`flow/config.mk`:
```
export PLATFORM = sky130hd
export DESIGN_NAME = JAM
export DESIGN_NICKNAME = JAM
export VERILOG_FILES = /design/flow/design.v
export SDC_FILE = /design/flow/constraint.sdc
export NUM_CORES = 4
export LEC_CHECK = 0
export CAP_MARGIN = 20
export CORE_MARGIN = 2
export CORE_UTILIZATION = 66
export SETUP_SLACK_MARGIN = -0.29
export SLEW_MARGIN = 20
export TNS_END_PERCENT = 5
```
`flow/constraint.sdc`:
```
create_clock -name core_clock -period 5.43 [get_ports {CLK}]
set_input_delay 1.0860 -clock core_clock [delete_from_list [all_inputs] [get_ports {CLK}]]
set_output_delay 1.0860 -clock core_clock [all_outputs]
set_load 0.01 [all_outputs]
```
`flow/run.sh`:
```
#!/bin/bash
# the make line also repeats each setting of config.mk as NAME=value (left out here)
make -C /OpenROAD-flow-scripts/flow DESIGN_CONFIG=/design/flow/config.mk WORK_HOME=/design/flow/orfs CLKGATE_MAP_FILE= finish
```
`flow/design.v`:
```
module JAM (
input CLK,
input RST,
output reg [2:0] W,
output reg [2:0] J,
input [6:0] Cost,
output [3:0] MatchCount,
output [9:0] MinCost,
output Valid );
parameter INIT  = 4'b0000;
parameter COMP  = 4'b0001;
parameter CHAN  = 4'b0010;
parameter FIND  = 4'b0011;
parameter EXCH  = 4'b0100;
parameter REV   = 4'b0101;
parameter GIVE  = 4'b0110;
parameter COUNT = 4'b0111;
parameter VALID = 4'b1000;
reg [3:0] curr_state;
reg [3:0] next_state;
parameter [0:3*128-1] mapTbl = {3'd7, 3'd6, 3'd5, 3'd6, 3'd4, 3'd6, 3'd5, 3'd6, 3'd3, 3'd6, 3'd5, 3'd6, 3'd4, 3'd6, 3'd5, 3'd6,
                            	3'd2, 3'd6, 3'd5, 3'd6, 3'd4, 3'd6, 3'd5, 3'd6, 3'd3, 3'd6, 3'd5, 3'd6, 3'd4, 3'd6, 3'd5, 3'd6,
                            	3'd1, 3'd6, 3'd5, 3'd6, 3'd4, 3'd6, 3'd5, 3'd6, 3'd3, 3'd6, 3'd5, 3'd6, 3'd4, 3'd6, 3'd5, 3'd6,
                	            3'd2, 3'd6, 3'd5, 3'd6, 3'd4, 3'd6, 3'd5, 3'd6, 3'd3, 3'd6, 3'd5, 3'd6, 3'd4, 3'd6, 3'd5, 3'd6,
                		  	    3'd0, 3'd6, 3'd5, 3'd6, 3'd4, 3'd6, 3'd5, 3'd6, 3'd3, 3'd6, 3'd5, 3'd6, 3'd4, 3'd6, 3'd5, 3'd6,
                			    3'd2, 3'd6, 3'd5, 3'd6, 3'd4, 3'd6, 3'd5, 3'd6, 3'd3, 3'd6, 3'd5, 3'd6, 3'd4, 3'd6, 3'd5, 3'd6,
                			    3'd1, 3'd6, 3'd5, 3'd6, 3'd4, 3'd6, 3'd5, 3'd6, 3'd3, 3'd6, 3'd5, 3'd6, 3'd4, 3'd6, 3'd5, 3'd6,
                				3'd2, 3'd6, 3'd5, 3'd6, 3'd4, 3'd6, 3'd5, 3'd6, 3'd3, 3'd6, 3'd5, 3'd6, 3'd4, 3'd6, 3'd5, 3'd6};
reg [0:6] compare;
reg [3:0] permutation [0:7];
reg [3:0] permutation_rot [0:7];
reg [3:0] permutation_ex [0:7];
reg [1:0] FIND_count;
wire [2:0] rot;
wire done;
reg [3:0] matchcount;
reg [9:0] mincost;
always@(posedge CLK) begin
	if(RST) curr_state <= INIT;
	else    curr_state <= next_state; 
end 
always@(*)begin
	case (curr_state)
	INIT  : next_state = COMP;
	COMP  : next_state = CHAN;  
	CHAN  : next_state = FIND;  
	FIND  : if(FIND_count==2) next_state = EXCH;  
	        else next_state = FIND;
	EXCH  : next_state = REV;  
	REV   : next_state = GIVE;  
	GIVE  : next_state = COUNT;
	COUNT : if(done) next_state = VALID;
			else next_state = COMP;
	VALID : next_state =  INIT;
	default : next_state = INIT;
	endcase
end
reg [3:0] count;
reg [9:0] cost;
reg start;
always@(posedge CLK) begin
	if(RST) start <= 0;
	else if(~RST) start <= 1;
	else start <= start;
end 
always@(posedge CLK) begin
	if(RST) begin
		W <= 0;
		J <= 0;
		count <= 1;
	end
	else begin
		W <= count >= 8 ? 0 : count;
		J <= permutation[count >= 8 ? 0 : count];
		if(count == 10) begin
			count <= 2;
			W <= 1;
			J <= permutation[1];
		end
		else begin
			count <= count + 1;
		end
	end
end
always@(posedge CLK) begin
	if(curr_state==INIT) begin
		mincost <= 10'd1023;
		matchcount <= 0;
		cost <= 0;
	end
	else if(start)begin
		cost <= cost + Cost;
		if(count == 10) begin
			if(cost < mincost)begin
				mincost <= cost;
				matchcount <= 1;
			end
			else if(cost == mincost)begin
				matchcount <= matchcount + 1;
			end
			cost <= 0;
		end
	end
end
assign MatchCount = matchcount;
assign MinCost = mincost;
always@(posedge CLK)begin
	if(curr_state == COMP) begin
		compare[6] <= permutation[6] < permutation[7];
		compare[5] <= permutation[5] < permutation[6];
		compare[4] <= permutation[4] < permutation[5];
		compare[3] <= permutation[3] < permutation[4];
		compare[2] <= permutation[2] < permutation[3];
		compare[1] <= permutation[1] < permutation[2];
		compare[0] <= permutation[0] < permutation[1];
	end
end
assign rot = mapTbl[compare*3+:3];
always @(posedge CLK) begin
	if(curr_state == CHAN) begin
  		permutation_rot[0] <= 0<=rot || (0>rot && permutation[0]<permutation[rot]) ? 8 : permutation[0];
  		permutation_rot[1] <= 1<=rot || (1>rot && permutation[1]<permutation[rot]) ? 8 : permutation[1];
  		permutation_rot[2] <= 2<=rot || (2>rot && permutation[2]<permutation[rot]) ? 8 : permutation[2];
  		permutation_rot[3] <= 3<=rot || (3>rot && permutation[3]<permutation[rot]) ? 8 : permutation[3];
  		permutation_rot[4] <= 4<=rot || (4>rot && permutation[4]<permutation[rot]) ? 8 : permutation[4];
  		permutation_rot[5] <= 5<=rot || (5>rot && permutation[5]<permutation[rot]) ? 8 : permutation[5];
  		permutation_rot[6] <= 6<=rot || (6>rot && permutation[6]<permutation[rot]) ? 8 : permutation[6];
  		permutation_rot[7] <= 7<=rot || (7>rot && permutation[7]<permutation[rot]) ? 8 : permutation[7];
  	end
end
reg [2:0] minIdx1;
reg [2:0] minIdx2;
reg [2:0] minIdx3;
reg [2:0] minIdx4;
reg [2:0] minIdx11;
reg [2:0] minIdx22;
reg [2:0] minIdx;
always@(posedge CLK)begin
	if(curr_state==INIT) begin
		FIND_count <= 0;
	end
	if(curr_state==FIND && FIND_count==0)begin
		minIdx4 <= permutation_rot[7] > permutation_rot[6] ? 6 : 7;
		minIdx3 <= permutation_rot[5] > permutation_rot[4] ? 4 : 5;
		minIdx2 <= permutation_rot[3] > permutation_rot[2] ? 2 : 3;
		minIdx1 <= permutation_rot[1] > permutation_rot[0] ? 0 : 1;
		FIND_count <= 1;
	end
	else if(curr_state==FIND && FIND_count==1)begin
		minIdx22 <= permutation_rot[minIdx4] > permutation_rot[minIdx3] ? minIdx3 : minIdx4;
		minIdx11 <= permutation_rot[minIdx2] > permutation_rot[minIdx1] ? minIdx1 : minIdx2;
		FIND_count <= 2;
	end
	else if(curr_state==FIND && FIND_count==2)begin
		minIdx <= permutation_rot[minIdx22] > permutation_rot[minIdx11] ? minIdx11 : minIdx22;
		FIND_count <= 0;
	end
	else begin
		FIND_count <= 0;
	end
end
always@(posedge CLK) begin
	if(curr_state==COMP) begin
		permutation_ex[0] <= permutation[0];
		permutation_ex[1] <= permutation[1];
		permutation_ex[2] <= permutation[2];
		permutation_ex[3] <= permutation[3];
		permutation_ex[4] <= permutation[4];
		permutation_ex[5] <= permutation[5];
		permutation_ex[6] <= permutation[6];
		permutation_ex[7] <= permutation[7];
	end
	else if(curr_state==EXCH) begin
		permutation_ex[rot] <= permutation[minIdx];
		permutation_ex[minIdx] <= permutation[rot];
	end
	else if(curr_state == REV)begin
		if(0>rot)
			permutation_ex[0] <= permutation_ex[7-(0-rot-1)];
		if(1>rot)
			permutation_ex[1] <= permutation_ex[7-(1-rot-1)];
		if(2>rot)
			permutation_ex[2] <= permutation_ex[7-(2-rot-1)];
		if(3>rot)
			permutation_ex[3] <= permutation_ex[7-(3-rot-1)];
		if(4>rot)
			permutation_ex[4] <= permutation_ex[7-(4-rot-1)];
		if(5>rot)
			permutation_ex[5] <= permutation_ex[7-(5-rot-1)];
		if(6>rot)
			permutation_ex[6] <= permutation_ex[7-(6-rot-1)];
		if(7>rot)
			permutation_ex[7] <= permutation_ex[7-(7-rot-1)];
	end
end
always@(posedge CLK)begin
	if(curr_state == INIT) begin
		permutation[0] <= 0;
		permutation[1] <= 1;
		permutation[2] <= 2;
		permutation[3] <= 3;
		permutation[4] <= 4;
		permutation[5] <= 5;
		permutation[6] <= 6;
		permutation[7] <= 7;
	end
	else if(curr_state == GIVE) begin
		permutation[0] <= permutation_ex[0];
		permutation[1] <= permutation_ex[1];
		permutation[2] <= permutation_ex[2];
		permutation[3] <= permutation_ex[3];
		permutation[4] <= permutation_ex[4];
		permutation[5] <= permutation_ex[5];
		permutation[6] <= permutation_ex[6];
		permutation[7] <= permutation_ex[7];
	end
end
assign done = compare==0;
assign Valid = (curr_state == VALID);
endmodule
```
==> results of run 1 <==
## metal layers
layer  part of all wire  up-vias  routed length (um)
li1                   -     6348                   -
met1               0.34     7168               19600
met2               0.42     1483               24500
met3               0.14      539                8130
met4              0.098        2                5680
met5            0.00043        -                  25
## cell type report
type	instances	area [sq um]	area share
multi-input combinational	1214	9690	0.560
tap	275	344	0.0199
clock inverter	13	129	0.00745
sequential	161	4050	0.234
inverter	106	409	0.0237
timing repair buffer	277	2220	0.129
clock buffer	19	454	0.0263
## stage by stage
stage	std cells	cell area (sq um)	worst slack (ns)	setup TNS (ns)	total power, mW
final	2065	17300	-0.937	-28.42	3.01
after floorplan	1575	14300	-0.481	-10.60	1.60
after CTS	2051	17000	-0.526	-14.29	2.93
after global placement	2003	16000	-0.731	-19.83	1.70
after global routing	2065	17300	-1.18	-39.68	3.05
after detailed placement	2003	16000	-0.813	-21.61	1.72
## repair_timing
item / 4_1_cts / 5_1_grt
gates resized: 54 / 44
setup buffers: 22 / 14
setup endpoints to repair: 34 / 43
pin swaps: 28 / 28
==> reports/metrics.csv, run 1 <==
metric,value,unit
run status,finished with violations,
Failed Checks,negative setup slack,
DRT Pass-1 Iters,12,
CP arrival,6.52,ns
met2 GRT Util,0.744,
Mapped Cells,1575,
Worst Hold Path Cells,1,
fillcell total,1238,
synth unique cells,106,
Worst VDD drop,0.000210,V
dominant kind of combinational cell,AND-OR/OR-AND gates,
Power Density,174,nW/um^2
CTS H-tree depth,4,
clk buf depth,2,
WP data required,5.59,ns
RR Endpoint,permutation_rot[6][3],
Hold Path Class,reg2reg,
largest net degree at the start of global routing,42,
cts bufs inserted,17,
sw frac,0.294,
Die Span X,149,um
xor/xnor share,0.0168,
total length of routed wires,57900,um
Max transition margin,0.201,
P_int,2.12,mW
Synth area leaders,"edfxtp_1, dfxtp_1, ha_1, mux2i_1, mux4_2",
combinational power share,0.131,
number of enable flip-flop cells,82,
Hold EP,curr_state[4],
hold_buf cts,0,
Setup crit start kind,flip-flop,
final period utilization,1.17,
Worst path depth,29,
slowest library cell on the worst path,edfxtp_1,
Synth top cells by count,"nand2_1, ha_1, nor2_1",
FP Core Util,0.668,
Die Ht,149,um
leakage power,7.17,nW
Final Hold Vio Count,0,
"Max FO, Critical Path",6,
worst setup path endpoint,permutation_rot[6][3],
tool warnings,49,
and+or+nand+nor area frac,0.180,
routability cong.,1.07,
Adder Area Share,0.113,
clk pwr,1.26,mW
register share of total power,0.451,
final setup fails,61,
vias per std cell,7.53,
Least-Margin Pin Slew,1.19,ns
Final WS setup,-0.937,ns
leading power group,sequential cells,
Final Util,0.828,
DP HPWL,36800,um
Seq group,1.36,mW
IO Count,30,
crit-path max cell delay,0.51,ns
WP buf/inv,9,
CTS root buffer,clkbuf_16,
top cell family by delay on the critical path,AND-OR/OR-AND gates,
DR iter-0 viols,2508,
Yosys chip area,13900,sq um
"Seq/Total Area, Yosys",0.290,
asr flop ratio synth,0,
crit path launch,compare[5],
post-route minimum period,6.37,ns
RSZ-0062 raised after global routing,true,
drt wl/cell,28.0,um
yosys cell count,1575,
Area Overhead vs Synth,24.0,%
CTS tree,built,
worst r2r path cells,29,
Complex Gates by Area,0.234,
clk latency late pin,0.45,ns
Final #Nets,1910,
part of the power in the clock network,0.418,
first-pass GRT wire length,82600,um
cell mode on critical path,buf_4,
IO buf count,29,
Antenna Violating Nets Remaining,0,
Max Transition Viols Final,0,
reg2reg start,compare[5],
max cap viols,0,
critical hold path startpoint,curr_state[6],
CP endpoint kind,flip-flop,
FP Rows,53,
syn_nets,1708,
# clock sinks,161,
maximum clock frequency,157,MHz
Core ar.,20900,sq um
P_sw,886,uW
busiest grt layer,met2,
Ys Warns,3,
total gr overflow,0,
number of global-route vias before repair,14600,
Final Skew,0.0140,ns
register bit total from synthesis,161,
Synth mux share,0.104,
met1 Use GR,0.596,
Ant. Diodes,0,
top area contributor share,0.177,
clk slew on worst S/H paths,0.07,ns
initial antenna violation count,2,
number of remaining DRC errors,0,
mapped cell area,13900,sq um
global-route usage over all layers,0.486,
WS Path Type,reg2reg,
Post-synth top flop,edfxtp_1,
final hold slack,0.480,ns
R2R Setup Slk,-0.94,ns
GR met3 Demand/Resource,0.128,
Vias,15500,
comb pwr,395,uW
cell type with the largest total area,edfxtp_1,
Syn Area/Cell,8.86,sq um
"count leader, synth",nand2_1,
Chip Area,22300,sq um
==> run 2: changes to the inputs <==
- CORE_ASPECT_RATIO: not set -> 1.71
- CORE_UTILIZATION: 66 -> 40
- CTS_CLUSTER_DIAMETER: not set -> 233
- CTS_CLUSTER_SIZE: not set -> 92
- PLACE_DENSITY_LB_ADDON: not set -> 0.06
- SETUP_SLACK_MARGIN: -0.29 -> not set
- TNS_END_PERCENT: 5 -> 30
- clock period: 5.43 -> 6.2 ns (I/O delays scaled with it)
==> run 2 against run 1 <==
Power is 14% lower. Critical endpoint is now permutation_rot[3][1]. Utilization down 34 points. Via count fell by 13%. Global-route usage is 17 points lower. Critical path type unchanged. Worst setup slack improved by 1.1 ns. Cell count increased by 5.0%. The run now finishes clean.
==> reports/metrics.csv, run 2 <==
metric,value,unit
run status,"complete, no violations",
clk pwr,1.11,mW
Yosys chip area,13900,sq um
syn_nets,1708,
final period utilization,0.974,
DR iter-0 viols,858,
Seq group,1.19,mW
sw frac,0.281,
part of the power in the clock network,0.426,
cell type with the largest total area,edfxtp_1,
cts bufs inserted,17,
xor/xnor share,0.0168,
comb pwr,304,uW
number of global-route vias before repair,13700,
IO Count,30,
met3 WL post-DR,2650,um
Setup crit start kind,flip-flop,
Met1 Routed Length,19600,um
reg2reg start,compare[5],
FP Rows,89,
final setup fails,0,
Die Span X,147,um
Hold Path Class,reg2reg,
crit path launch,compare[5],
register bit total from synthesis,161,
critical hold path startpoint,curr_state[1],
"count leader, synth",nand2_1,
final hold slack,0.442,ns
IO buf count,29,
max cap viols,0,
number of remaining DRC errors,0,
first-pass GRT wire length,85100,um
Die Ht,248,um
Adder Area Share,0.113,
DP HPWL,44500,um
mapped cell area,13900,sq um
maximum clock frequency,166,MHz
Antenna Violating Nets Remaining,0,
CP endpoint kind,flip-flop,
total length of routed wires,57100,um
global-route usage over all layers,0.315,
leading power group,sequential cells,
RR Endpoint,permutation_rot[3][1],
Core ar.,34400,sq um
clk latency late pin,0.47,ns
tool warnings,44,
Final Util,0.484,
WS Path Type,reg2reg,
leakage power,6.76,nW
Ys Warns,3,
Vias,13500,
CTS H-tree depth,4,
CP arrival,6.26,ns
Final Skew,0.0179,ns
Synth mux share,0.104,
dominant kind of combinational cell,AND-OR/OR-AND gates,
CTS root buffer,clkbuf_16,
slowest library cell on the worst path,edfxtp_1,
DRT Pass-1 Iters,6,
"Seq/Total Area, Yosys",0.290,
# clock sinks,161,
FP Core Util,0.405,
Chip Area,36400,sq um
post-route minimum period,6.04,ns
worst r2r path cells,26,
worst setup path endpoint,permutation_rot[3][1],
Complex Gates by Area,0.234,
Post-Layout Cell Count,2169,
Final #Nets,1833,
"Max FO, Critical Path",8,
Final Hold Vio Count,0,
total gr overflow,0,
CTS tree,built,
crit-path max cell delay,0.47,ns
clk slew on worst S/H paths,0.07,ns
initial antenna violation count,0,
yosys cell count,1575,
P_int,1.87,mW
Power Density,156,nW/um^2
Pwr Total,2.60,mW
asr flop ratio synth,0,
register share of total power,0.457,
top cell family by delay on the critical path,AND-OR/OR-AND gates,
fillcell total,3315,
Max Transition Viols Final,0,
Worst VDD drop,0.000216,V
R2R Setup Slk,0.16,ns
Mapped Cells,1575,
Synth top cells by count,"nand2_1, ha_1, nor2_1",
number of enable flip-flop cells,82,
Least-Margin Pin Slew,0.992,ns
Worst path depth,26,
Hold EP,curr_state[0],
Max transition margin,0.338,
Syn Area/Cell,8.86,sq um
P_sw,730,uW
WP data required,6.42,ns
Area Overhead vs Synth,19.4,%
routability cong.,1.01,
Max Used Layer,met4,
Synth area leaders,"edfxtp_1, dfxtp_1, ha_1, mux2i_1, mux4_2",
and+or+nand+nor area frac,0.180,
vias per std cell,6.24,
drt wl/cell,26.3,um
Worst Hold Path Cells,1,
largest net degree at the start of global routing,42,
placed cells,2116,
routed wire length on met2,28600,um
Post-synth top flop,edfxtp_1,
top area contributor share,0.177,
clk buf depth,2,
WP buf/inv,4,
synth unique cells,106,
combinational power share,0.117,
run 2: routing by layer:
metal  up-vias  GRT usage
li1       6201          -
met1      6521      0.308
met2       533      0.563
met3       270     0.0485
met4         0      0.303
met5         -          0
run 2: cell type report:
type                    instances  area (sq um)  share of cell area
multi-input cells            1214          9400               0.565
well taps                     455           569              0.0342
inverters                     106           404              0.0243
clock inverters                13           129             0.00774
diodes                          1          2.50            0.000150
clock buffers                  19           475              0.0286
repair buffers                200          1630              0.0976
flip-flops and latches        161          4050               0.243
run 2: metrics by stage:
stage	setup WS (ns)	setup TNS, ns	cell area (sq um)
floorplan	0.00292	0	14000
global route	-0.0406	-0.185	16600
global placement	-0.0535	-0.141	15600
finish	0.159	0	16700
detailed placement	-0.118	-0.861	15600
CTS	0.0270	0	16300
run 2: timing repair:
action                                  4_1_cts  5_1_grt
hold buffers                                  0        0
pin swaps                                     1       28
cloned                                        0        0
gates resized                                11       58
setup buffers                                 4       16
endpoints found under the setup margin       21       33
==> run 3: changes to the inputs <==
- ABC_AREA: not set -> 1
- CORE_ASPECT_RATIO: 1.71 -> not set
- CORE_UTILIZATION: 40 -> 72
- CTS_CLUSTER_DIAMETER: 233 -> 392
- CTS_CLUSTER_SIZE: 92 -> 100
- PLACE_DENSITY: not set -> 0.43
- PLACE_DENSITY_LB_ADDON: 0.06 -> not set
- SETUP_SLACK_MARGIN: not set -> -0.23
- TNS_END_PERCENT: 30 -> not set
- clock period: 6.2 -> 3.25 ns (I/O delays scaled with it)
==> run 3 against run 2 <==
The run now fails in 5_1_grt. Synthesized cell count up 11%. Die size down 49%. Area after synthesis down 9.7%.
==> reports/metrics.csv, run 3 <==
metric,value,unit
CTS H-tree depth,4,
Adder Area Share,0.125,
global-route usage over all layers,0.918,
Syn Area/Cell,7.19,sq um
Complex Gates by Area,0.209,
syn_nets,1885,
# clock sinks,161,
Post-synth top flop,edfxtp_1,
synth unique cells,62,
number of enable flip-flop cells,82,
Synth mux share,0,
run status,stopped before the end,
error msg,[ERROR GRT-0232] Routing congestion too high. Check the congestion heatmap in the GUI.,
clk buf depth,2,
"Seq/Total Area, Yosys",0.321,
CTS root buffer,clkbuf_16,
FP Rows,48,
cell type with the largest total area,edfxtp_1,
DP HPWL,33200,um
total gr overflow,406,
dominant kind of combinational cell,simple AND/OR/NAND/NOR gates,
xor/xnor share,0.00914,
hold_buf cts,0,
Die Span X,136,um
Mapped Cells,1752,
Synth top cells by count,"nand2_1, inv_1, o21ai_0",
Synth area leaders,"edfxtp_1, dfxtp_1, ha_1, nand2_1, inv_1",
Yosys chip area,12600,sq um
routability cong.,1.14,
and+or+nand+nor area frac,0.239,
FP Core Util,0.733,
Halt Stage,5_1_grt,
Core ar.,17200,sq um
register bit total from synthesis,161,
IO buf count,29,
IO Count,30,
top area contributor share,0.195,
Chip Area,18600,sq um
yosys cell count,1752,
pre-CTS WS,-1.52,ns
Ys Warns,3,
asr flop ratio synth,0,
cts bufs inserted,17,
mapped cell area,12600,sq um
"count leader, synth",nand2_1,
Die Ht,136,um
==> run 3: layer usage <==
layer / GRT usage / overflow
met3: 0.806 / 13
met1: 0.890 / 26
met2: 1.04 / 223
met4: 0.977 / 139
met5: 0.600 / 5
==> run 3: repair_timing <==
item / in CTS
setup buffers: 27
gates cloned: 4
resized: 161
pin swaps: 65
endpoints found under the setup margin: 96
==> run 3: through the flow <==
step	TNS, ns	instance area [sq um]	hold slack (ns)	instances
floorplan	-84.34	13200	0.407	1752
global placement	-107.39	14500	0.422	2093
detailed placement	-119.38	14500	0.430	2093
CTS	-108.53	15900	0.437	2155
==> run 4: changes to the inputs <==
- CELL_PAD_IN_SITES_GLOBAL_PLACEMENT: not set -> 0
- CTS_CLUSTER_DIAMETER: 392 -> 103
- CTS_CLUSTER_SIZE: 100 -> 44
- GPL_ROUTABILITY_DRIVEN: not set -> 1
- MAX_ROUTING_LAYER: not set -> met5
- PLACE_DENSITY: 0.43 -> 0.84
- SETUP_SLACK_MARGIN: -0.23 -> not set
- SLEW_MARGIN: 20 -> 30
- TNS_END_PERCENT: not set -> 100
- clock period: 3.25 -> 4.32 ns (I/O delays scaled with it)
==> run 4 against run 3 <==
The run again fails in 5_1_grt. Synthesized cell count unchanged. Area after synthesis unchanged. Die size unchanged.
==> reports/metrics.csv, run 4 <==
metric,value,unit
clk buf depth,2,
dominant kind of combinational cell,simple AND/OR/NAND/NOR gates,
total gr overflow,148,
Die Ht,136,um
hold_buf cts,0,
Synth mux share,0,
FP Rows,48,
area of placed instances,14300,sq um
Syn Area/Cell,7.19,sq um
Adder Area Share,0.125,
synth unique cells,62,
run status,stopped before the end,
top area contributor share,0.195,
DP HPWL,32200,um
CTS root buffer,clkbuf_16,
Synth area leaders,"edfxtp_1, dfxtp_1, ha_1, nand2_1, inv_1",
asr flop ratio synth,0,
routability cong.,1.14,
Yosys chip area,12600,sq um
Halt Stage,5_1_grt,
Core ar.,17200,sq um
Complex Gates by Area,0.209,
syn_nets,1885,
error msg,[ERROR GRT-0232] Routing congestion too high. Check the congestion heatmap in the GUI.,
xor/xnor share,0.00914,
number of enable flip-flop cells,82,
global-route usage over all layers,0.836,
Mapped Cells,1752,
Chip Area,18600,sq um
"count leader, synth",nand2_1,
cell type with the largest total area,edfxtp_1,
yosys cell count,1752,
Post-synth top flop,edfxtp_1,
register bit total from synthesis,161,
CTS H-tree depth,4,
IO Count,30,
mapped cell area,12600,sq um
"Seq/Total Area, Yosys",0.321,
Die Span X,136,um
Ys Warns,3,
FP Core Util,0.733,
and+or+nand+nor area frac,0.239,
Synth top cells by count,"nand2_1, inv_1, o21ai_0",
# clock sinks,161,
cts bufs inserted,17,
IO buf count,29,
-- run 4: per-stage QoR --
step	power, mW	std cells	setup slack (ns)	hold WS [ns]
2_1_floorplan	1.99	1752	-0.189	0.407
3_3_place_gp	2.13	2073	-0.230	0.421
3_5_place_dp	2.15	2073	-0.413	0.433
4_1_cts	3.70	2129	-0.277	0.456
-- run 4: layer usage --
| metal | global-route usage | overflow |
|---|---|---|
| met5 | 0.472 | 0 |
| met4 | 0.845 | 67 |
| met3 | 0.711 | 7 |
| met2 | 0.966 | 72 |
| met1 | 0.833 | 2 |
-- run 4: what timing repair did --
action	CTS
hold endpoints to repair	0
endpoints found under the setup margin	88
pin swaps	51
buffers inserted	20
gates cloned	6
gates resized	126
==> run 5: changes to the inputs <==
- CORE_ASPECT_RATIO: not set -> 0.89
- CTS_CLUSTER_DIAMETER: 103 -> not set
- PLACE_DENSITY: 0.84 -> 0.65
- SETUP_SLACK_MARGIN: not set -> -0.11
- clock period: 4.32 -> 1.4 ns (I/O delays scaled with it)
==> run 5 against run 4 <==
The run fails in 4_1_cts. Area after synthesis did not move. Synthesized cell count did not move. Die size about the same.
==> reports/metrics.csv, run 5 <==
metric,value,unit
run status,stopped before the end,
Halt Stage,4_1_cts,
error msg,"[ERROR DPL-0038] Utilization greater than 100%, impossible to legalize",
yosys cell count,1752,
Die Ht,129,um
Synth area leaders,"edfxtp_1, dfxtp_1, ha_1, nand2_1, inv_1",
register bit total from synthesis,161,
Synth top cells by count,"nand2_1, inv_1, o21ai_0",
mapped cell area,12600,sq um
Syn Area/Cell,7.19,sq um
IO Count,30,
Yosys chip area,12600,sq um
Die Span X,144,um
number of enable flip-flop cells,82,
Mapped Cells,1752,
and+or+nand+nor area frac,0.239,
xor/xnor share,0.00914,
placed cells,2353,
area of placed instances,16600,sq um
Core ar.,17100,sq um
DP HPWL,46100,um
"Seq/Total Area, Yosys",0.321,
syn_nets,1885,
cell type with the largest total area,edfxtp_1,
top area contributor share,0.195,
Ys Warns,3,
Complex Gates by Area,0.209,
dominant kind of combinational cell,simple AND/OR/NAND/NOR gates,
Adder Area Share,0.125,
synth unique cells,62,
routability cong.,1.20,
asr flop ratio synth,0,
FP Core Util,0.736,
FP Rows,45,
Chip Area,18600,sq um
pre-CTS WS,-3.70,ns
Post-synth top flop,edfxtp_1,
IO buf count,29,
"count leader, synth",nand2_1,
Synth mux share,0,
## run 5: per-stage QoR
step,util,hold slack [ns]
detailed placement,0.970,0.423
global placement,0.970,0.416
floorplan,-,0.349
==> run 6: changes to the inputs <==
- CELL_PAD_IN_SITES_GLOBAL_PLACEMENT: 0 -> 2
- CORE_ASPECT_RATIO: 0.89 -> not set
- CORE_MARGIN: 2 -> 7
- CORE_UTILIZATION: 72 -> 40
- CTS_CLUSTER_DIAMETER: not set -> 373
- CTS_CLUSTER_SIZE: 44 -> not set
- MAX_ROUTING_LAYER: met5 -> met4
- MIN_ROUTING_LAYER: not set -> met2
- PLACE_DENSITY: 0.65 -> 0.9
- SLEW_MARGIN: 30 -> 0
- TNS_END_PERCENT: 100 -> not set
- clock period: 1.4 -> 6.2 ns (I/O delays scaled with it)
==> run 6 against run 5 <==
The layout now fails its checks (design-rule violations). Area after synthesis stayed put. Synthesized cell count is the same. Die size rose by 97%.
==> reports/metrics.csv, run 6 <==
metric,value,unit
Least-Margin Pin Slew,1.24,ns
Ys Warns,3,
Core ar.,30700,sq um
Worst path depth,33,
Seq group,1.17,mW
RR Endpoint,permutation_rot[3][0],
final period utilization,0.935,
drt wl/cell,22.7,um
synth unique cells,62,
R2R Setup Slk,0.40,ns
global-route usage over all layers,0.432,
Worst VDD drop,0.000216,V
final setup fails,0,
CP endpoint kind,flip-flop,
Vias,17400,
"count leader, synth",nand2_1,
WP data required,6.40,ns
comb pwr,299,uW
clk pwr,1.14,mW
Hold Path Class,reg2reg,
syn_nets,1885,
critical hold path startpoint,curr_state[7],
Hold EP,FIND_count[1],
dominant kind of combinational cell,simple AND/OR/NAND/NOR gates,
clk buf depth,2,
leakage power,6.36,nW
clk latency late pin,0.47,ns
xor/xnor share,0.00914,
Setup crit start kind,flip-flop,
crit-path max cell delay,0.52,ns
Complex Gates by Area,0.209,
Syn Area/Cell,7.19,sq um
register bit total from synthesis,161,
DP HPWL,35600,um
Die Ht,191,um
DR iter-0 viols,4448,
asr flop ratio synth,0,
cell mode on critical path,nand2_1,
register share of total power,0.448,
hold_buf cts,0,
sw frac,0.300,
IO buf count,29,
post-route minimum period,5.80,ns
Die Span X,191,um
yosys cell count,1752,
Area Overhead vs Synth,10.8,%
Chip Area,36700,sq um
CTS H-tree depth,4,
crit path launch,compare[6],
WP buf/inv,5,
combinational power share,0.114,
FP Rows,64,
# clock sinks,161,
CTS root buffer,clkbuf_16,
vias per std cell,7.95,
routability cong.,1.12,
tool warnings,44,
worst r2r path cells,33,
clk slew on worst S/H paths,0.08,ns
max cap viols,0,
worst setup path endpoint,permutation_rot[3][0],
P_int,1.83,mW
WS Path Type,reg2reg,
P_sw,783,uW
mapped cell area,12600,sq um
Synth top cells by count,"nand2_1, inv_1, o21ai_0",
placed cells,2149,
number of global-route vias before repair,17700,
final hold slack,0.448,ns
Worst Hold Path Cells,1,
Failed Checks,design-rule violations,
cell type with the largest total area,edfxtp_1,
run status,finished with violations,
and+or+nand+nor area frac,0.239,
cts bufs inserted,17,
Antenna Violating Nets Remaining,0,
IO Count,30,
maximum clock frequency,173,MHz
part of the power in the clock network,0.438,
Post-synth top flop,edfxtp_1,
Post-Layout Cell Count,2189,
Final Skew,0.0191,ns
Adder Area Share,0.125,
Synth area leaders,"edfxtp_1, dfxtp_1, ha_1, nand2_1, inv_1",
CP arrival,6.00,ns
Yosys chip area,12600,sq um
"Seq/Total Area, Yosys",0.321,
reg2reg start,compare[6],
area of placed instances,13300,sq um
total length of routed wires,49600,um
Setup TNS Final,0,ns
Max transition margin,0.169,
top area contributor share,0.195,
slowest library cell on the worst path,fa_1,
Max Transition Viols Final,0,
initial antenna violation count,0,
Synth mux share,0,
total gr overflow,0,
Pwr Total,2.61,mW
top cell family by delay on the critical path,simple AND/OR/NAND/NOR gates,
Finished Cell Area,14000,sq um
leading power group,sequential cells,
number of enable flip-flop cells,82,
Final Hold Vio Count,0,
largest net degree at the start of global routing,54,
Mapped Cells,1752,
"Max FO, Critical Path",18,
CTS tree,built,
FP Core Util,0.410,
Power Density,187,nW/um^2
number of remaining DRC errors,4,
first-pass GRT wire length,73600,um
Final #Nets,1909,
DRT Pass-1 Iters,54,
[run 6: per-layer routing]
metal  GRT usage  up-vias  part of all wire
met5           -        -                 0
met4       0.119        0              0.13
met3       0.559      669              0.42
met2       0.485     4746              0.46
met1           -     6003                 0
li1            -     5995                 -
[run 6: repair_timing]
action                                  CTS  global route
hold endpoints to repair                  0             0
resized                                   0             3
endpoints found under the setup margin    0            32
buffers inserted                          0             2
[run 6: per-stage QoR]
stage	util	worst slack, ns
floorplan	-	1.09
global placement	0.432	0.645
detailed placement	0.432	0.443
CTS	0.452	0.413
global route	0.454	-0.0466
finish	0.454	0.403
[run 6: final cells by class]
cell class	instances	area, sq um
inverters	257	967
clock buffers	17	425
flip-flops and latches	161	4040
multi-input cells	1283	7330
well taps	396	495
clock inverters	15	183
repair buffers	56	510
fillers	3226	16800
diodes	4	10.0
==> run 7: changes to the inputs <==
- CORE_MARGIN: 7 -> 2
- MAX_ROUTING_LAYER: met4 -> met5
- MIN_ROUTING_LAYER: met2 -> met1
- PLACE_DENSITY: 0.9 -> 0.49
- SETUP_SLACK_MARGIN: -0.11 -> 0.58
==> run 7 against run 6 <==
The run now finishes clean. Combinational power down 3%. Clock power down 4%. Register-to-register slack better by 0.58 ns. Worst setup slack better by 0.58 ns. Routed wire length down 7.4%. Sequential share of layout area down 0.34 points. Clock-buffer cell count up 2. Utilization up 0.41 points. Critical endpoint is now permutation_rot[7][2]. Largest cell class unchanged. Largest power group unchanged.
==> reports/metrics.csv, run 7 <==
metric,value,unit
run status,"complete, no violations",
register share of total power,0.457,
Worst Hold Path Cells,1,
Die Ht,181,um
Antenna Violating Nets Remaining,0,
clk slew on worst S/H paths,0.06,ns
combinational power share,0.114,
Max transition margin,0.219,
register bit total from synthesis,161,
final setup fails,0,
Yosys chip area,12600,sq um
CTS root buffer,clkbuf_16,
Ys Warns,3,
Die Span X,181,um
"Seq/Total Area, Yosys",0.321,
# clock sinks,161,
Vias,12500,
Complex Gates by Area,0.209,
FP Rows,64,
Area Overhead vs Synth,12.1,%
P_int,1.88,mW
total length of routed wires,45900,um
Finished Cell Area,14100,sq um
Mapped Cells,1752,
worst setup path endpoint,permutation_rot[7][2],
CP endpoint kind,flip-flop,
FP Core Util,0.409,
total gr overflow,0,
placed cells,2146,
Syn Area/Cell,7.19,sq um
yosys cell count,1752,
"count leader, synth",nand2_1,
Max Used Layer,met5,
cts bufs inserted,17,
multi-input gate area in the final layout,7430,sq um
"Max FO, Critical Path",14,
first-pass GRT wire length,69700,um
Final Util,0.458,
worst r2r path cells,31,
routability cong.,0.967,
dominant kind of combinational cell,simple AND/OR/NAND/NOR gates,
number of remaining DRC errors,0,
max cap viols,0,
fillcell total,3195,
pre-CTS WS,0.364,ns
post-route minimum period,5.22,ns
Setup crit start kind,flip-flop,
leakage power,6.40,nW
WS Path Type,reg2reg,
register area,4040,sq um
Ant. Diodes,0,
R2R Setup Slk,0.98,ns
met3 WL post-DR,3000,um
number of enable flip-flop cells,82,
Worst path depth,31,
Hold Path Class,reg2reg,
xor/xnor share,0.00914,
DR iter-0 viols,1158,
final hold slack,0.442,ns
top area contributor share,0.195,
drt wl/cell,20.9,um
vias per std cell,5.67,
Chip Area,32900,sq um
Synth mux share,0,
sw frac,0.264,
RR Endpoint,permutation_rot[7][2],
final period utilization,0.841,
Power Density,181,nW/um^2
routed wire length on met2,20200,um
global-route usage over all layers,0.280,
tool warnings,46,
mapped cell area,12600,sq um
Synth area leaders,"edfxtp_1, dfxtp_1, ha_1, nand2_1, inv_1",
top cell family by delay on the critical path,simple AND/OR/NAND/NOR gates,
WP data required,6.38,ns
and+or+nand+nor area frac,0.239,
syn_nets,1885,
number of global-route vias before repair,11600,
Final Hold Vio Count,0,
RSZ-0062 raised after global routing,false,
Final Skew,0.0100,ns
initial antenna violation count,1,
DRT Pass-1 Iters,6,
largest net degree at the start of global routing,53,
Met1 Routed Length,20500,um
crit-path max cell delay,0.58,ns
Final WS setup,0.985,ns
CP arrival,5.40,ns
clk pwr,1.10,mW
area of placed instances,13300,sq um
part of the power in the clock network,0.429,
maximum clock frequency,192,MHz
DP HPWL,35200,um
Max Transition Viols Final,0,
crit path launch,compare[6],
leading power group,sequential cells,
Synth top cells by count,"nand2_1, inv_1, o21ai_0",
WP buf/inv,7,
cell mode on critical path,nand2_1,
Post-Layout Cell Count,2196,
Worst VDD drop,0.000187,V
Seq group,1.17,mW
Setup TNS Final,0,ns
Post-synth top flop,edfxtp_1,
Pwr Total,2.56,mW
Adder Area Share,0.125,
comb pwr,290,uW
synth unique cells,62,
P_sw,675,uW
Final #Nets,1920,
critical hold path startpoint,curr_state[1],
Core ar.,30800,sq um
IO Count,30,
CTS H-tree depth,4,
slowest library cell on the worst path,fa_2,
asr flop ratio synth,0,
clk buf depth,2,
Least-Margin Pin Slew,1.17,ns
CTS tree,built,
cell type with the largest total area,edfxtp_1,
Hold EP,curr_state[0],
clk latency late pin,0.45,ns
reg2reg start,compare[6],
IO buf count,29,
==> run 7: layout make-up <==
class / instances / share of cell area
Multi-Input combinational cell: 1284 / 0.526
Inverter: 257 / 0.0699
Timing Repair Buffer: 66 / 0.0405
Tap cell: 396 / 0.0351
Clock buffer: 19 / 0.0306
Clock inverter: 13 / 0.0113
Sequential cell: 161 / 0.286
==> run 7: timing repair <==
action / in CTS / in global routing
resized: 2 / 35
pin swaps: 0 / 9
endpoints found under the setup margin: 32 / 40
cloned: 0 / 1
buffers inserted: 1 / 16
hold buffers: 0 / 0
==> run 7: metal layers <==
metal	track usage	vias to the layer above
li1	-	6051
met1	0.377	5824
met2	0.440	470
met3	0.0431	107
met4	0.134	2
met5	0	-
==> run 8: changes to the inputs <==
- CELL_PAD_IN_SITES_GLOBAL_PLACEMENT: 2 -> not set
- CORE_UTILIZATION: 40 -> 62
- CTS_CLUSTER_DIAMETER: 373 -> not set
- GPL_ROUTABILITY_DRIVEN: 1 -> not set
- MAX_ROUTING_LAYER: met5 -> not set
- MIN_ROUTING_LAYER: met1 -> not set
- PLACE_DENSITY: 0.49 -> not set
- SETUP_SLACK_MARGIN: 0.58 -> not set
- SLEW_MARGIN: 0 -> 20
- TNS_END_PERCENT: not set -> 10
- clock period: 6.2 -> 3.6 ns (I/O delays scaled with it)
==> run 8 against run 7 <==
Now fails the layout checks on negative setup slack. Die size shrank 35%. Critical path depth grew 2. Worst setup slack lost 2.4 ns. Global-route usage grew 16 points. Area after synthesis is the same. Sequential power grew 73%. Non-clock buffer count grew 136. Power grew 75%. Sequential cell count is the same. Cell count grew 0.55%. Critical endpoint is now permutation_rot[2][2].
==> reports/metrics.csv, run 8 <==
metric,value,unit
run status,finished with violations,
total length of routed wires,48400,um
clk latency late pin,0.44,ns
# clock sinks,161,
area of placed instances,14500,sq um
dominant kind of combinational cell,simple AND/OR/NAND/NOR gates,
Power Density,279,nW/um^2
asr flop ratio synth,0,
fillcell total,1327,
top cell family by delay on the critical path,simple AND/OR/NAND/NOR gates,
DP HPWL,33800,um
first-pass GRT wire length,72400,um
Mapped Cells,1752,
number of remaining DRC errors,0,
number of global-route vias before repair,13200,
FP Rows,52,
CTS tree,built,
FP Core Util,0.627,
DR iter-0 viols,1793,
maximum clock frequency,198,MHz
Seq group,2.02,mW
drt wl/cell,21.9,um
CP endpoint kind,flip-flop,
top area contributor share,0.195,
Finished Cell Area,16000,sq um
Setup TNS Final,-97.96,ns
worst setup path endpoint,permutation_rot[2][2],
final setup fails,96,
Failed Checks,negative setup slack,
Antenna Violating Nets Remaining,0,
Synth mux share,0,
global-route usage over all layers,0.436,
xor/xnor share,0.00914,
leakage power,7.28,nW
Final WS setup,-1.46,ns
Final Hold Vio Count,0,
"Seq/Total Area, Yosys",0.321,
Chip Area,21500,sq um
leading power group,sequential cells,
CTS root buffer,clkbuf_16,
WP buf/inv,7,
Post-synth top flop,edfxtp_1,
CTS H-tree depth,4,
number of enable flip-flop cells,82,
mapped cell area,12600,sq um
"count leader, synth",nand2_1,
reg2reg start,compare[2],
routability cong.,1.07,
comb pwr,608,uW
P_int,3.19,mW
Final Skew,0.0115,ns
Syn Area/Cell,7.19,sq um
Worst path depth,33,
total gr overflow,0,
Setup crit start kind,flip-flop,
Die Ht,147,um
multi-input gate area in the final layout,8260,sq um
cts bufs inserted,17,
Synth top cells by count,"nand2_1, inv_1, o21ai_0",
Die Span X,147,um
Hold EP,curr_state[1],
Worst VDD drop,0.000330,V
initial antenna violation count,0,
IO Count,30,
Max Transition Viols Final,0,
cell type with the largest total area,edfxtp_1,
RSZ-0062 raised after global routing,true,
combinational power share,0.136,
Vias,14100,
syn_nets,1885,
Hold Path Class,reg2reg,
Area Overhead vs Synth,27.4,%
Post-Layout Cell Count,2208,
vias per std cell,6.37,
Least-Margin Pin Slew,1.12,ns
max cap viols,0,
worst r2r path cells,33,
clk buf depth,2,
Max transition margin,0.249,
DRT Pass-1 Iters,9,
R2R Setup Slk,-1.46,ns
and+or+nand+nor area frac,0.239,
Synth area leaders,"edfxtp_1, dfxtp_1, ha_1, nand2_1, inv_1",
sw frac,0.286,
"Max FO, Critical Path",6,
largest net degree at the start of global routing,64,
CP arrival,5.34,ns
crit-path max cell delay,0.56,ns
synth unique cells,62,
register share of total power,0.451,
RR Endpoint,permutation_rot[2][2],
WP data required,3.88,ns
WS Path Type,reg2reg,
Yosys chip area,12600,sq um
clk pwr,1.84,mW
Ys Warns,3,
Core ar.,20100,sq um
register bit total from synthesis,161,
Adder Area Share,0.125,
clk slew on worst S/H paths,0.07,ns
tool warnings,49,
P_sw,1.28,mW
placed cells,2140,
IO buf count,29,
post-route minimum period,5.06,ns
hold_buf cts,0,
Final #Nets,2058,
yosys cell count,1752,
register area,4040,sq um
part of the power in the clock network,0.413,
crit path launch,compare[2],
Worst Hold Path Cells,2,
Complex Gates by Area,0.209,
Ant. Diodes,0,
final period utilization,1.40,
critical hold path startpoint,curr_state[8],
slowest library cell on the worst path,fa_2,
## run 8: per-stage QoR
stage | total power, mW | worst slack [ns] | util | hold WS (ns)
2_1_floorplan | 2.39 | -0.909 | - | 0.407
3_3_place_gp | 2.57 | -1.15 | 0.719 | 0.414
4_1_cts | 4.40 | -1.12 | 0.787 | 0.446
3_5_place_dp | 2.59 | -1.24 | 0.719 | 0.433
6_report | 4.47 | -1.46 | 0.798 | 0.453
5_1_grt | 4.58 | -1.62 | 0.798 | 0.462
## run 8: area by class of cell
cell class / instances / area share
clock inverter: 14 / 0.00881
timing repair buffer: 202 / 0.112
sequential: 161 / 0.252
multi-input combinational: 1284 / 0.515
inverter: 257 / 0.0635
tap: 270 / 0.0211
clock buffer: 18 / 0.0267
timing repair inverter: 2 / 0.000936
## run 8: what timing repair did
item	in CTS	in global routing
pin swaps	40	8
cloned	3	0
setup endpoints to repair	96	96
resized	144	44
buffers inserted	26	7
hold endpoints to repair	0	0
## run 8: routing by layer
metal / track usage / vias up / part of all wire
met5: 0 / - / 0
met4: 0.261 / 0 / 0.077
met3: 0.0984 / 285 / 0.12
met2: 0.696 / 981 / 0.44
met1: 0.541 / 6460 / 0.36
li1: - / 6345 / -
==> run 9: changes to the inputs <==
- CELL_PAD_IN_SITES_GLOBAL_PLACEMENT: not set -> 2
- CORE_UTILIZATION: 62 -> 40
- CTS_CLUSTER_DIAMETER: not set -> 188
- GPL_ROUTABILITY_DRIVEN: not set -> 0
- SETUP_SLACK_MARGIN: not set -> 1.47
- TNS_END_PERCENT: 10 -> not set
- clock period: 3.6 -> 6.2 ns (I/O delays scaled with it)
==> run 9 against run 8 <==
Register-to-register slack improved by 2.8 ns. Synthesized cell count unchanged. Critical endpoint is now permutation_rot[7][2]. Critical path type unchanged. Die size increased by 53%. Via count decreased by 8.7%. Fmax increased by 4.1%. The run now finishes clean. First-iteration DRC count decreased by 38%. Non-clock buffer count decreased by 67.
==> reports/metrics.csv, run 9 <==
metric,value,unit
run status,"complete, no violations",
fillcell total,3081,
combinational power share,0.125,
WP buf/inv,5,
CTS H-tree depth,4,
Core ar.,30800,sq um
number of global-route vias before repair,12100,
worst r2r path cells,32,
cts bufs inserted,17,
Final Skew,0.0166,ns
Ys Warns,3,
Pwr Total,2.65,mW
max cap viols,0,
dominant kind of combinational cell,simple AND/OR/NAND/NOR gates,
reg2reg start,compare[5],
Yosys chip area,12600,sq um
Complex Gates by Area,0.209,
final period utilization,0.783,
CP arrival,5.05,ns
clk pwr,1.15,mW
sw frac,0.289,
syn_nets,1885,
Power Density,169,nW/um^2
Setup crit start kind,flip-flop,
total length of routed wires,48000,um
"Seq/Total Area, Yosys",0.321,
final setup fails,0,
register area,4040,sq um
Worst Hold Path Cells,1,
Max Transition Viols Final,0,
synth unique cells,62,
DP HPWL,34900,um
Chip Area,32900,sq um
global-route usage over all layers,0.291,
Vias,12800,
R2R Setup Slk,1.34,ns
tool warnings,48,
multi-input gate area in the final layout,8220,sq um
DR iter-0 viols,1110,
Final WS setup,1.34,ns
number of enable flip-flop cells,82,
Die Span X,181,um
and+or+nand+nor area frac,0.239,
Antenna Violating Nets Remaining,0,
Worst path depth,32,
mapped cell area,12600,sq um
RSZ-0062 raised after global routing,true,
P_sw,763,uW
WS Path Type,reg2reg,
Final Hold Vio Count,0,
initial antenna violation count,0,
FP Rows,64,
hold_buf cts,0,
Synth area leaders,"edfxtp_1, dfxtp_1, ha_1, nand2_1, inv_1",
IO buf count,29,
post-route minimum period,4.86,ns
P_int,1.88,mW
crit-path max cell delay,0.51,ns
drt wl/cell,21.1,um
Seq group,1.17,mW
Ant. Diodes,0,
Mapped Cells,1752,
vias per std cell,5.66,
cell type with the largest total area,edfxtp_1,
leading power group,sequential cells,
pre-CTS WS,0.409,ns
IO Count,30,
Synth mux share,0,
Setup TNS Final,0,ns
leakage power,6.94,nW
placed cells,2141,
Syn Area/Cell,7.19,sq um
number of remaining DRC errors,0,
Least-Margin Pin Slew,1.13,ns
Post-synth top flop,edfxtp_1,
WP data required,6.40,ns
DRT Pass-1 Iters,5,
CTS tree,built,
Hold Path Class,reg2reg,
asr flop ratio synth,0,
largest net degree at the start of global routing,54,
clk latency late pin,0.46,ns
Final #Nets,1993,
top area contributor share,0.195,
clk slew on worst S/H paths,0.08,ns
clk buf depth,2,
"count leader, synth",nand2_1,
Hold EP,FIND_count[1],
RR Endpoint,permutation_rot[7][2],
Area Overhead vs Synth,24.0,%
CTS root buffer,clkbuf_16,
# clock sinks,161,
Max transition margin,0.243,
Final Util,0.507,
top cell family by delay on the critical path,simple AND/OR/NAND/NOR gates,
worst setup path endpoint,permutation_rot[7][2],
Post-Layout Cell Count,2269,
critical hold path startpoint,curr_state[7],
Adder Area Share,0.125,
CP endpoint kind,flip-flop,
yosys cell count,1752,
first-pass GRT wire length,72000,um
crit path launch,compare[5],
slowest library cell on the worst path,edfxtp_1,
part of the power in the clock network,0.434,
FP Core Util,0.409,
register bit total from synthesis,161,
register share of total power,0.442,
Synth top cells by count,"nand2_1, inv_1, o21ai_0",
comb pwr,330,uW
"Max FO, Critical Path",8,
Die Ht,181,um
xor/xnor share,0.00914,
total gr overflow,0,
Worst VDD drop,0.000205,V
maximum clock frequency,206,MHz
==> run 9: layout make-up <==
| type | count | area share |
|---|---|---|
| Clock inverter | 13 | 0.00993 |
| Clock buffer | 19 | 0.0297 |
| Sequential cell | 161 | 0.259 |
| Inverter | 257 | 0.0646 |
| Timing Repair Buffer | 135 | 0.0775 |
| Timing Repair inverter | 3 | 0.00160 |
| Multi-Input combinational cell | 1285 | 0.526 |
| Tap cell | 396 | 0.0317 |
==> run 9: per-layer routing <==
| metal | track usage | part of all wire |
|---|---|---|
| met1 | 0.392 | 0.44 |
| met2 | 0.453 | 0.44 |
| met3 | 0.0461 | 0.062 |
| met4 | 0.145 | 0.053 |
| met5 | 0 | 0 |
==> run 9: what timing repair did <==
item | in CTS | in global routing
buffers inserted | 47 | 42
cloned | 6 | 1
pin swaps | 66 | 37
resized | 135 | 90
endpoints found under the setup margin | 91 | 88
hold endpoints to repair | 0 | 0
==> run 9: stage by stage <==
step	hold WS, ns	area [sq um]
6_report	0.442	15600
5_1_grt	0.469	15600
4_1_cts	0.448	14900
3_3_place_gp	0.431	13300
2_1_floorplan	0.407	12700
3_5_place_dp	0.438	13300
==> run 10: changes to the inputs <==
- CELL_PAD_IN_SITES_GLOBAL_PLACEMENT: 2 -> not set
- CORE_UTILIZATION: 40 -> 72
- CTS_CLUSTER_DIAMETER: 188 -> not set
- CTS_CLUSTER_SIZE: not set -> 72
- GPL_ROUTABILITY_DRIVEN: 0 -> not set
- PLACE_DENSITY_LB_ADDON: not set -> 0.26
- SETUP_SLACK_MARGIN: 1.47 -> 1.42
- clock period: 6.2 -> 5.77 ns (I/O delays scaled with it)
==> run 10 against run 9 <==
The flow now stops in 5_1_grt. Area after synthesis unchanged. Die size down 44%. Synthesized cell count unchanged.
==> reports/metrics.csv, run 10 <==
metric,value,unit
FP Rows,48,
dominant kind of combinational cell,simple AND/OR/NAND/NOR gates,
Adder Area Share,0.125,
synth unique cells,62,
run status,stopped before the end,
# clock sinks,161,
DP HPWL,31000,um
Ys Warns,3,
"Seq/Total Area, Yosys",0.321,
mapped cell area,12600,sq um
Mapped Cells,1752,
FP Core Util,0.733,
syn_nets,1885,
Synth top cells by count,"nand2_1, inv_1, o21ai_0",
total gr overflow,124,
Post-synth top flop,edfxtp_1,
xor/xnor share,0.00914,
Halt Stage,5_1_grt,
asr flop ratio synth,0,
IO buf count,29,
CTS root buffer,clkbuf_16,
Syn Area/Cell,7.19,sq um
"count leader, synth",nand2_1,
hold_buf cts,0,
cts bufs inserted,17,
CTS H-tree depth,4,
Die Ht,136,um
global-route usage over all layers,0.818,
placed cells,1970,
yosys cell count,1752,
Die Span X,136,um
clk buf depth,2,
Yosys chip area,12600,sq um
IO Count,30,
routability cong.,1.11,
register bit total from synthesis,161,
number of enable flip-flop cells,82,
Complex Gates by Area,0.209,
area of placed instances,13400,sq um
Synth mux share,0,
cell type with the largest total area,edfxtp_1,
and+or+nand+nor area frac,0.239,
Synth area leaders,"edfxtp_1, dfxtp_1, ha_1, nand2_1, inv_1",
Chip Area,18600,sq um
Core ar.,17200,sq um
error msg,[ERROR GRT-0232] Routing congestion too high. Check the congestion heatmap in the GUI.,
top area contributor share,0.195,
==> run 10: layer usage <==
metal,overflow,track usage
met1,1,0.819
met2,67,0.953
met3,0,0.680
met4,56,0.832
met5,0,0.447
==> run 10: metrics by stage <==
step | worst slack (ns) | hold WS, ns
after global placement | 0.598 | 0.417
after floorplan | 1.26 | 0.407
after detailed placement | 0.359 | 0.434
after CTS | 0.993 | 0.445
==> run 10: repair_timing <==
action | in CTS
endpoints found under the hold margin | 0
resized | 136
gates cloned | 9
buffers inserted | 54
setup endpoints to repair | 96
pin swaps | 45
==> run 11: changes to the inputs <==
- ABC_AREA: 1 -> not set
- CAP_MARGIN: 20 -> 35
- CORE_MARGIN: 2 -> 7
- CORE_UTILIZATION: 72 -> 40
- CTS_CLUSTER_SIZE: 72 -> not set
- PLACE_DENSITY_LB_ADDON: 0.26 -> not set
- SETUP_SLACK_MARGIN: 1.42 -> not set
- SLEW_MARGIN: 20 -> 30
- clock period: 5.77 -> 4.38 ns (I/O delays scaled with it)
==> run 11 against run 10 <==
The layout now fails its checks (negative setup slack). Synthesized cell count down 10%. Die size up 120%. Area after synthesis up 11%.
==> reports/metrics.csv, run 11 <==
metric,value,unit
initial antenna violation count,0,
fillcell total,3045,
Ys Warns,3,
Final Hold Vio Count,0,
synth unique cells,106,
Max transition margin,0.299,
CP arrival,6.11,ns
number of enable flip-flop cells,82,
clk latency late pin,0.44,ns
cell type with the largest total area,edfxtp_1,
Synth area leaders,"edfxtp_1, dfxtp_1, ha_1, mux2i_1, mux4_2",
slowest library cell on the worst path,edfxtp_1,
P_int,2.67,mW
clk buf depth,2,
Power Density,197,nW/um^2
Adder Area Share,0.113,
Mapped Cells,1575,
Failed Checks,negative setup slack,
IO buf count,29,
Complex Gates by Area,0.234,
CTS H-tree depth,4,
Core ar.,34500,sq um
Hold Path Class,reg2reg,
worst setup path endpoint,permutation_rot[7][1],
CP endpoint kind,flip-flop,
drt wl/cell,23.0,um
maximum clock frequency,169,MHz
Final WS setup,-1.55,ns
leakage power,7.69,nW
Area Overhead vs Synth,36.3,%
register share of total power,0.449,
total length of routed wires,53200,um
IO Count,30,
FP Rows,68,
run status,finished with violations,
global-route usage over all layers,0.245,
DP HPWL,37800,um
asr flop ratio synth,0,
Die Span X,201,um
# clock sinks,161,
final setup fails,96,
dominant kind of combinational cell,AND-OR/OR-AND gates,
Synth mux share,0.104,
clk pwr,1.54,mW
Hold EP,FIND_count[1],
first-pass GRT wire length,79400,um
vias per std cell,6.16,
crit-path max cell delay,0.47,ns
tool warnings,47,
WP data required,4.56,ns
register area,4050,sq um
and+or+nand+nor area frac,0.180,
Setup TNS Final,-82.41,ns
Final #Nets,1974,
comb pwr,524,uW
multi-input gate area in the final layout,10500,sq um
cts bufs inserted,17,
Ant. Diodes,0,
"Seq/Total Area, Yosys",0.290,
Setup crit start kind,flip-flop,
crit path launch,compare[5],
CTS root buffer,clkbuf_16,
Final Util,0.552,
sw frac,0.286,
cell mode on critical path,ha_4,
reg2reg start,compare[5],
mapped cell area,13900,sq um
part of the power in the clock network,0.411,
"Max FO, Critical Path",7,
xor/xnor share,0.0168,
P_sw,1.07,mW
hold_buf cts,0,
Max Transition Viols Final,0,
Yosys chip area,13900,sq um
WP buf/inv,4,
Least-Margin Pin Slew,1.05,ns
clk slew on worst S/H paths,0.08,ns
largest net degree at the start of global routing,42,
FP Core Util,0.405,
DRT Pass-1 Iters,9,
Vias,14200,
CTS tree,built,
Post-Layout Cell Count,2309,
"count leader, synth",nand2_1,
Final Skew,0.0153,ns
routability cong.,0.993,
RR Endpoint,permutation_rot[7][1],
RSZ-0062 raised after global routing,true,
post-route minimum period,5.93,ns
DR iter-0 viols,1463,
Worst VDD drop,0.000248,V
yosys cell count,1575,
Chip Area,40300,sq um
R2R Setup Slk,-1.55,ns
total gr overflow,0,
syn_nets,1708,
number of global-route vias before repair,13700,
combinational power share,0.140,
Worst Hold Path Cells,1,
Seq group,1.68,mW
Syn Area/Cell,8.86,sq um
top area contributor share,0.177,
WS Path Type,reg2reg,
max cap viols,0,
register bit total from synthesis,161,
Worst path depth,25,
leading power group,sequential cells,
final period utilization,1.35,
critical hold path startpoint,curr_state[7],
Post-synth top flop,edfxtp_1,
Antenna Violating Nets Remaining,0,
Die Ht,201,um
worst r2r path cells,25,
placed cells,2226,
number of remaining DRC errors,0,
top cell family by delay on the critical path,AND-OR/OR-AND gates,
Synth top cells by count,"nand2_1, ha_1, nor2_1",
==> run 11: per-stage QoR <==
stage | cell area [sq um] | setup WS, ns | hold WS (ns) | power (mW)
final | 19000 | -1.55 | 0.470 | 3.74
after global routing | 19000 | -1.69 | 0.487 | 3.85
after CTS | 18100 | -1.37 | 0.462 | 3.70
after detailed placement | 16600 | -1.82 | 0.453 | 2.14
after global placement | 16600 | -1.81 | 0.448 | 2.14
after floorplan | 14400 | -1.53 | 0.424 | 1.98
==> run 11: metal layers <==
layer  up-vias  part of all wire  track usage
li1       6500                 -            -
met1      6810              0.42        0.327
met2       698              0.44        0.384
met3       206             0.085       0.0507
met4         0             0.051        0.103
met5         -                 0            0
==> run 11: cell type report <==
type                       count  share of cell area
sequential                   161               0.213
tap                          455              0.0299
inverter                     106              0.0220
timing repair buffer         340               0.151
multi-input combinational   1215               0.553
clock buffer                  18              0.0231
clock inverter                14             0.00842
==> run 11: timing repair <==
action | CTS | global route
pin swaps | 62 | 81
gates cloned | 1 | 0
buffers inserted | 23 | 35
endpoints found under the setup margin | 96 | 96
resized | 145 | 142
==> run 12: changes to the inputs <==
- CAP_MARGIN: 35 -> 20
- CORE_ASPECT_RATIO: not set -> 0.56
- CORE_MARGIN: 7 -> 2
- CTS_CLUSTER_DIAMETER: not set -> 25
- SLEW_MARGIN: 30 -> 20
- clock period: 4.38 -> 7.64 ns (I/O delays scaled with it)
==> run 12 against run 11 <==
Now clean on timing, DRC and antenna. Clock skew is 0.0067 ns lower. Clock-buffer cell count is 1 higher. Cell count is 11% lower. Final area is 19% lower. Register-to-register slack better by 2.0 ns. Sequential share of layout area is 5.1 points higher. Non-clock buffer count is 265 lower. Die size is 9.6% lower. Worst setup slack better by 2.0 ns. Sequential cell count stayed put.
==> reports/metrics.csv, run 12 <==
metric,value,unit
Worst VDD drop,0.000138,V
Power Density,135,nW/um^2
hold_buf cts,0,
Setup crit start kind,flip-flop,
drt wl/cell,25.5,um
routability cong.,1.05,
Final Hold Vio Count,0,
clk buf depth,2,
Synth mux share,0.104,
total gr overflow,0,
worst r2r path cells,26,
max cap viols,0,
vias per std cell,6.39,
cts bufs inserted,17,
GR met3 Demand/Resource,0.130,
register bit total from synthesis,161,
CTS tree,built,
FP Core Util,0.404,
part of the power in the clock network,0.418,
post-route minimum period,7.23,ns
Core ar.,34500,sq um
WP buf/inv,5,
leading power group,sequential cells,
clk pwr,864,uW
IO buf count,29,
number of global-route vias before repair,12000,
Synth top cells by count,"nand2_1, ha_1, nor2_1",
crit path launch,compare[6],
met1 Use GR,0.456,
crit-path max cell delay,0.58,ns
Antenna Violating Nets Remaining,0,
leakage power,6.04,nW
# clock sinks,161,
DR iter-0 viols,1771,
slowest library cell on the worst path,or3_1,
Final Skew,0.00853,ns
and+or+nand+nor area frac,0.180,
clk latency late pin,0.45,ns
Die Span X,254,um
asr flop ratio synth,0,
reg2reg start,compare[6],
IO Count,30,
final period utilization,0.946,
Mapped Cells,1575,
Ys Warns,3,
Worst Hold Path Cells,1,
Adder Area Share,0.113,
Area Overhead vs Synth,9.81,%
final setup fails,0,
CTS H-tree depth,4,
top area contributor share,0.177,
global-route usage over all layers,0.292,
xor/xnor share,0.0168,
comb pwr,236,uW
met2 GRT Util,0.354,
number of remaining DRC errors,0,
Vias,13200,
Yosys chip area,13900,sq um
initial antenna violation count,4,
number of enable flip-flop cells,82,
cell mode on critical path,ha_1,
CP arrival,7.41,ns
Seq group,966,uW
R2R Setup Slk,0.41,ns
DP HPWL,40800,um
run status,"complete, no violations",
"Seq/Total Area, Yosys",0.290,
synth unique cells,106,
CTS root buffer,clkbuf_16,
DRT Pass-1 Iters,6,
P_sw,554,uW
tool warnings,44,
syn_nets,1708,
largest net degree at the start of global routing,43,
register share of total power,0.467,
mapped cell area,13900,sq um
Max transition margin,0.157,
total length of routed wires,52800,um
yosys cell count,1575,
cell type with the largest total area,edfxtp_1,
Die Ht,144,um
busiest grt layer,met1,
maximum clock frequency,138,MHz
Hold EP,curr_state[0],
Least-Margin Pin Slew,1.26,ns
dominant kind of combinational cell,AND-OR/OR-AND gates,
combinational power share,0.114,
Syn Area/Cell,8.86,sq um
clk slew on worst S/H paths,0.07,ns
worst setup path endpoint,permutation_rot[7][2],
Worst path depth,26,
RSZ-0062 raised after global routing,false,
Max Transition Viols Final,0,
"count leader, synth",nand2_1,
Post-synth top flop,edfxtp_1,
Hold Path Class,reg2reg,
CP endpoint kind,flip-flop,
RR Endpoint,permutation_rot[7][2],
FP Rows,51,
Final #Nets,1708,
critical hold path startpoint,curr_state[1],
WP data required,7.83,ns
WS Path Type,reg2reg,
Synth area leaders,"edfxtp_1, dfxtp_1, ha_1, mux2i_1, mux4_2",
sw frac,0.268,
fillcell total,3373,
Complex Gates by Area,0.234,
Setup TNS Final,0,ns
"Max FO, Critical Path",15,
first-pass GRT wire length,78200,um
top cell family by delay on the critical path,simple AND/OR/NAND/NOR gates,
Chip Area,36400,sq um
P_int,1.51,mW
Pwr Total,2.07,mW
## run 12: cell type report
type,count,area (sq um),share of cell area
well taps,477,597,0.0390
diodes,1,2.50,0.000163
clock buffers,19,433,0.0283
repair buffers,75,643,0.0420
flip-flops and latches,161,4050,0.264
clock inverters,13,136,0.00890
inverters,106,403,0.0263
multi-input cells,1214,9060,0.591
## run 12: repair_timing
item / CTS / global route
resized: 0 / 4
setup endpoints to repair: 0 / 12
setup buffers: 0 / 0
## run 12: through the flow
stage	hold slack (ns)	instance area (sq um)	std cells	utilization	setup WS, ns
after floorplan	0.424	13900	1575	-	0.848
after global placement	0.427	14700	2032	0.426	0.511
after detailed placement	0.432	14700	2032	0.426	0.275
after CTS	0.465	15300	2064	0.443	0.242
after global routing	0.485	15300	2065	0.444	0.0694
final	0.461	15300	2066	0.444	0.413
## run 12: layer usage
metal,vias up,part of all wire
met5,-,0.0010
met4,2,0.011
met3,66,0.15
met2,801,0.35
met1,6381,0.48
li1,5950,-
No activity file was given, so power comes from the tool's default toggle rates.
